== raven ==
// Dmac_Top
module Dmac_Top (
    input  logic        clk,
    input  logic        rst,
    input  logic        write,
    input  logic        HSel,
    input  logic [1:0]  STrans,
    input  logic [31:0] HWData,
    input  logic [31:0] HAddr,
    input  logic [31:0] MRData,
    input  logic        HReady,
    input  logic [1:0]  M_HResp,
    output logic HReadyOut,
    output logic [1:0] S_HResp,
    input  logic [1:0]  DmacReq,      
    input  logic        Bus_Grant,   
    output logic [31:0] MAddress,
    output logic [31:0] MWData,
    output logic [3:0]  MBurst_Size,
    output logic        MWrite,
    output logic [1:0]  MTrans,
    output logic [3:0]  MWStrb,
    output logic        Bus_Req,
    output logic        Interrupt,
    output logic [1:0]  ReqAck
);
export LEC_CHECK = 0
export CAP_MARGIN = 20
export CORE_MARGIN = 2
export CORE_UTILIZATION = 16
export CTS_CLUSTER_DIAMETER = 29
export CTS_CLUSTER_SIZE = 46
export HOLD_SLACK_MARGIN = -0.09
export PLACE_DENSITY = 0.77
export SETUP_SLACK_MARGIN = 1.42
export SLEW_MARGIN = 20
create_clock -name core_clock -period 5.12 [get_ports {clk}]
run.sh (not shown) runs the stock make flow with config.mk's settings and CLKGATE_MAP_FILE=.
Modified inputs, cedar compared to raven
- clearing HOLD_SLACK_MARGIN, which used to be -0.09
- swapping 16 for 26 in CORE_UTILIZATION
- clearing CTS_CLUSTER_SIZE, which used to be 46
- swapping 0.77 for 0.6 in PLACE_DENSITY
- clearing SETUP_SLACK_MARGIN, which used to be 1.42
- clearing CTS_CLUSTER_DIAMETER, which used to be 29
- swapping 5.12 for 14.6 in the clock period (ns, I/O delays scaled along)
--- outcome ---
Re clock latency at the later pin of the worst-skew pair: cedar is 0.18 ns down on raven.
cedar vs. raven: area of combinational cells with multiple inputs went down by about 5%.
Comparing cedar and raven, the higher finished layout cell area is on raven.
The following lists how harbor was set up differently from cedar:
- a change of CORE_UTILIZATION from 26 to 44
- a change of the clock period (ns, I/O delays scaled along) from 14.6 to 5.41
==> results <==
Highest-delay cell along the critical path: sky130_fd_sc_hd__or4_4 -> harbor, sky130_fd_sc_hd__a211oi_1 -> cedar. Compared with cedar, in harbor final net count increased about 2.3%; final clock period utilization by the worst path increased 28 points; total length of routed met3 wires increased 23%; clock network power share increased 1.1 points.
For quartz, these inputs were changed with respect to harbor:
- CORE_UTILIZATION now 42, was 44
- the clock period (ns, I/O delays scaled along) now 8.59, was 5.41
[summary]
Of the two values seen for cell with the largest stage delay on the worst path, sky130_fd_sc_hd__or4_4 was produced by harbor and sky130_fd_sc_hd__a211o_2 by quartz.
quartz: sequential power 37% below harbor
Between harbor and quartz, the flow reports power drawn by the clock network decreasing by more than a quarter.
Comparing harbor and quartz, cell area is lower on quartz.

---

maple:
Dmac_Top again, from the RTL that the note above started with.
export LEC_CHECK = 0
export CAP_MARGIN = 20
export CORE_MARGIN = 2
export CORE_UTILIZATION = 70
export CTS_CLUSTER_SIZE = 48
export MAX_ROUTING_LAYER = met4
export PLACE_DENSITY = 0.65
export SLEW_MARGIN = 20
create_clock -name core_clock -period 6.5 [get_ports {clk}]
maple went all the way through synthesis, placement and routing and the layout is clean on timing, DRC and antenna.
Edits applied to the flow inputs when going from maple to ember:
- CORE_UTILIZATION now 72, was 70
- CORE_ASPECT_RATIO now 0.53, previously not set
- MAX_ROUTING_LAYER no longer set, was met4
- the clock period (ns, I/O delays scaled along) now 6.46, was 6.5
### Flow results
The final net count reported for ember is smaller than that of maple by 0.52%. ember vs maple, maximum fanout along the worst path went up by 37. In ember, overall chip area is lower than in maple.
#### Input delta (lagoon over ember)
- swapping 0.65 for 0.43 in PLACE_DENSITY
- clearing CORE_ASPECT_RATIO, which used to be 0.53
- clearing CTS_CLUSTER_SIZE, which used to be 48
- putting ABC_AREA at 1 where nothing was set
- swapping 6.46 for 2.91 in the clock period (ns, I/O delays scaled along)
==> results <==
In the summary table, lagoon is marked failed, with error GRT-0232 raised in global routing.
Summary of lagoon over ember: number of cell instances after yosys synthesis rose 2986; area fraction in mux cells fell 14 points.
Between lagoon and ember, the post-cts repair resize count is lower for ember.
The final reports for lagoon and ember show count of mapped cells out of synthesis higher in the former.
Setup changes, lagoon to willow
- removing ABC_AREA (formerly 1)
- setting CTS_CLUSTER_DIAMETER to 370 for the first time
- changing PLACE_DENSITY from 0.43 to 0.6
- changing the clock period (ns, I/O delays scaled along) from 2.91 to 4.77
## What came out
- Compared with lagoon, in willow number of gates resized after CTS fell by about 57%; die area dropped 7.9%; mean instance size in the synthesized netlist grew by 5.2 um^2; height of the die fell by 4.0%; CTS buffer count went down by 3.
- Number of rows in the core area (lower): willow
- willow: flow complete, layout not clean; failing: negative setup slack
- Going from lagoon to willow, synthesized instance count down 2986; half-perimeter wire length after detailed placement went down by about 32%; area fraction in compound gates went down; number of cells in the yosys synthesis report decreased about 40%; core box area lost about 7.5%.

---

job 1888:
Starting RTL as in the previous note.
clock: 10.0 ns
lec_check: 0
cap_margin: 0
cell_pad_in_sites_detail_placement: 2
core_aspect_ratio: 0.66
core_margin: 2
core_utilization: 60
cts_cluster_diameter: 183
cts_cluster_size: 97
gpl_routability_driven: 0
gpl_timing_driven: 0
max_routing_layer: met4
place_density: 0.43
slew_margin: 20
tns_end_percent: 80
Job 1888: it failed during 3_5_place_dp, and the tool reported DPL-0033.
Edits applied to the flow inputs when going from job 1888 to job 3234:
==> flow/config.mk <==
export PLATFORM = sky130hd
export DESIGN_NAME = Dmac_Top
export DESIGN_NICKNAME = Dmac_Top
export VERILOG_FILES = /design/flow/design.v
export SDC_FILE = /design/flow/constraint.sdc
export NUM_CORES = 4
export LEC_CHECK = 0
export CAP_MARGIN = 20
export CORE_MARGIN = 2
export CORE_UTILIZATION = 72
export PLACE_DENSITY = 0.6
export SLEW_MARGIN = 20
==> flow/constraint.sdc <==
create_clock -name core_clock -period 5.09 [get_ports {clk}]
set_input_delay 1.0180 -clock core_clock [delete_from_list [all_inputs] [get_ports {clk}]]
set_output_delay 1.0180 -clock core_clock [all_outputs]
set_load 0.01 [all_outputs]
Job 3234 — row count 13% higher, job 1888 as reference
In job 3234 the implementation completed, yet the final layout does not meet the checks, the culprit being negative setup slack.
Count of input and output buffers grows slightly when moving from job 1888 to job 3234.
Compared with job 1888, job 3234 shows horizontal die size lower by 26%.
Job 3234: fraction of the core area occupied by cells at floorplan 12 points above job 1888
Between job 1888 and job 3234, die outline height is lower for job 1888, job 3234 comes in above that.
Changes observed in job 3234 relative to job 1888: chip area line of the yosys report neither gained nor lost much, die outline area moved down, share of async-settable or async-resettable flops after synthesis now sits at about the same level.
Inputs modified between job 3234 and job 965:
--- a/flow/config.mk
+++ b/flow/config.mk
@@ -6,7 +6,8 @@
 export NUM_CORES = 4
 export LEC_CHECK = 0
+export ABC_AREA = 1
 export CAP_MARGIN = 20
 export CORE_MARGIN = 2
-export CORE_UTILIZATION = 72
+export CORE_UTILIZATION = 71
 export PLACE_DENSITY = 0.6
 export SLEW_MARGIN = 20
==> flow/constraint.sdc <==
create_clock -name core_clock -period 2.6 [get_ports {clk}]
set_input_delay 0.5200 -clock core_clock [delete_from_list [all_inputs] [get_ports {clk}]]
set_output_delay 0.5200 -clock core_clock [all_outputs]
set_load 0.01 [all_outputs]
Findings:
Tool error GRT-0232 stopped job 965 during 5_1_grt; no final results.
Starting density of the core (lower): job 965
The main combinational cell family by area after synthesis comes out simple AND/OR/NAND/NOR gates in one run and multiplexers in the other, namely in job 965 and job 3234 respectively.
Job 965 vs job 3234: standard-cell row count up in job 965
Job 965 against job 3234; cell count after synthesis is up by more than half.
Worst slack at placement on job 965 is behind job 3234.
Job 965 against job 3234: detailed placer's ending HPWL increased 52%, die area higher, portion of the post-synthesis area used by sequential elements moved down, final weighted congestion in routability-driven placement up 6.9%.
Here is what was changed in the inputs of job 9440 compared with job 965.
--- a/flow/config.mk
+++ b/flow/config.mk
@@ -6,8 +6,7 @@
 export NUM_CORES = 4
 export LEC_CHECK = 0
-export ABC_AREA = 1
 export CAP_MARGIN = 20
 export CORE_MARGIN = 2
-export CORE_UTILIZATION = 71
+export CORE_UTILIZATION = 40
 export PLACE_DENSITY = 0.6
 export SLEW_MARGIN = 20
==> flow/constraint.sdc <==
create_clock -name core_clock -period 8.59 [get_ports {clk}]
set_input_delay 1.7180 -clock core_clock [delete_from_list [all_inputs] [get_ports {clk}]]
set_output_delay 1.7180 -clock core_clock [all_outputs]
set_load 0.01 [all_outputs]
## What came out
Against job 965, job 9440 comes in 31 points lower on effective utilization at floorplan. In the reports for job 9440 and job 965, the smaller portion of netlist area occupied by mux cells belongs to job 965. Diff job 9440..job 965 | area fraction in full adders, half adders and majority gates | negligible. Horizontal die size (job 9440 vs. job 965) increases by more than a quarter. Gate count of the mapped netlist in job 9440 vs job 965: down 41%. Job 9440 gives less post-placement cell area than job 965 did. Sum of net half-perimeters after detailed placement: lower on job 9440. Among job 965 and job 9440, the run that stopped before the end is job 965, and it is the only one. Flow for job 965 halted at 5_1_grt, error code GRT-0232.
[inputs] job 8377 vs job 9440
--- a/flow/config.mk
+++ b/flow/config.mk
@@ -8,5 +8,7 @@
 export CAP_MARGIN = 20
 export CORE_MARGIN = 2
-export CORE_UTILIZATION = 40
+export CORE_UTILIZATION = 16
+export CTS_CLUSTER_DIAMETER = 29
 export PLACE_DENSITY = 0.6
+export SETUP_SLACK_MARGIN = 1.42
 export SLEW_MARGIN = 20
==> flow/constraint.sdc <==
create_clock -name core_clock -period 4.89 [get_ports {clk}]
set_input_delay 0.9780 -clock core_clock [delete_from_list [all_inputs] [get_ports {clk}]]
set_output_delay 0.9780 -clock core_clock [all_outputs]
set_load 0.01 [all_outputs]
Findings:
In job 8377, aggregate global-route resource usage is lower than in job 9440.
Side by side, power after layout turned out higher in job 8377 than in job 9440.
Relative to job 9440, leakage power summed over all cells increased by 3.9 nW in job 8377.
Row number of buffers added for setup after CTS: job 8377 higher / job 9440 lower
Of the two values seen for largest power group, the clock network was produced by job 8377 and sequential cells by job 9440.
Delta (job 8377 minus job 9440): clock insertion delay at the later pin of the skew report went up 0.05 ns, placeable core region saw an increase, via count higher, starting density of the core shows a reduction of 24 points, combinational power up about 110%.
The CTS clock-pin slew for the worst setup and hold paths reported for job 8377 is smaller than that of job 9440 by 0.02 ns.
--- input diff job 8377..job 3708 ---
--- a/flow/config.mk
+++ b/flow/config.mk
@@ -8,7 +8,5 @@
 export CAP_MARGIN = 20
 export CORE_MARGIN = 2
-export CORE_UTILIZATION = 16
-export CTS_CLUSTER_DIAMETER = 29
+export CORE_UTILIZATION = 57
 export PLACE_DENSITY = 0.6
-export SETUP_SLACK_MARGIN = 1.42
 export SLEW_MARGIN = 20
==> flow/constraint.sdc <==
create_clock -name core_clock -period 5.59 [get_ports {clk}]
set_input_delay 1.1180 -clock core_clock [delete_from_list [all_inputs] [get_ports {clk}]]
set_output_delay 1.1180 -clock core_clock [all_outputs]
set_load 0.01 [all_outputs]
==> results <==
Looking at dominant power group, the the clock network result is from job 8377; the sequential cells one comes from job 3708.
Global routing met1 resource utilization: job 3708 and job 8377 compared, lower one is job 8377
When job 3708 is set beside job 8377, its switching portion of total power turns out to be 0.41 points larger.
Higher wire length of the first global-routing pass among job 3708 and job 8377: job 8377
On sequential cell area in the final layout, job 3708 and job 8377 are neck and neck.
Looking at cell with the largest stage delay on the worst path, the clkdlybuf4s50_1 result is from job 8377; the or4_1 one comes from job 3708.
Per the comparison of job 3708 with job 8377, total wire length after detailed routing decreased by 16% relative to the old numbers; setup slack increased by 0.0055 ns relative to the old numbers.
Power is estimated from default activity; no workload was simulated.
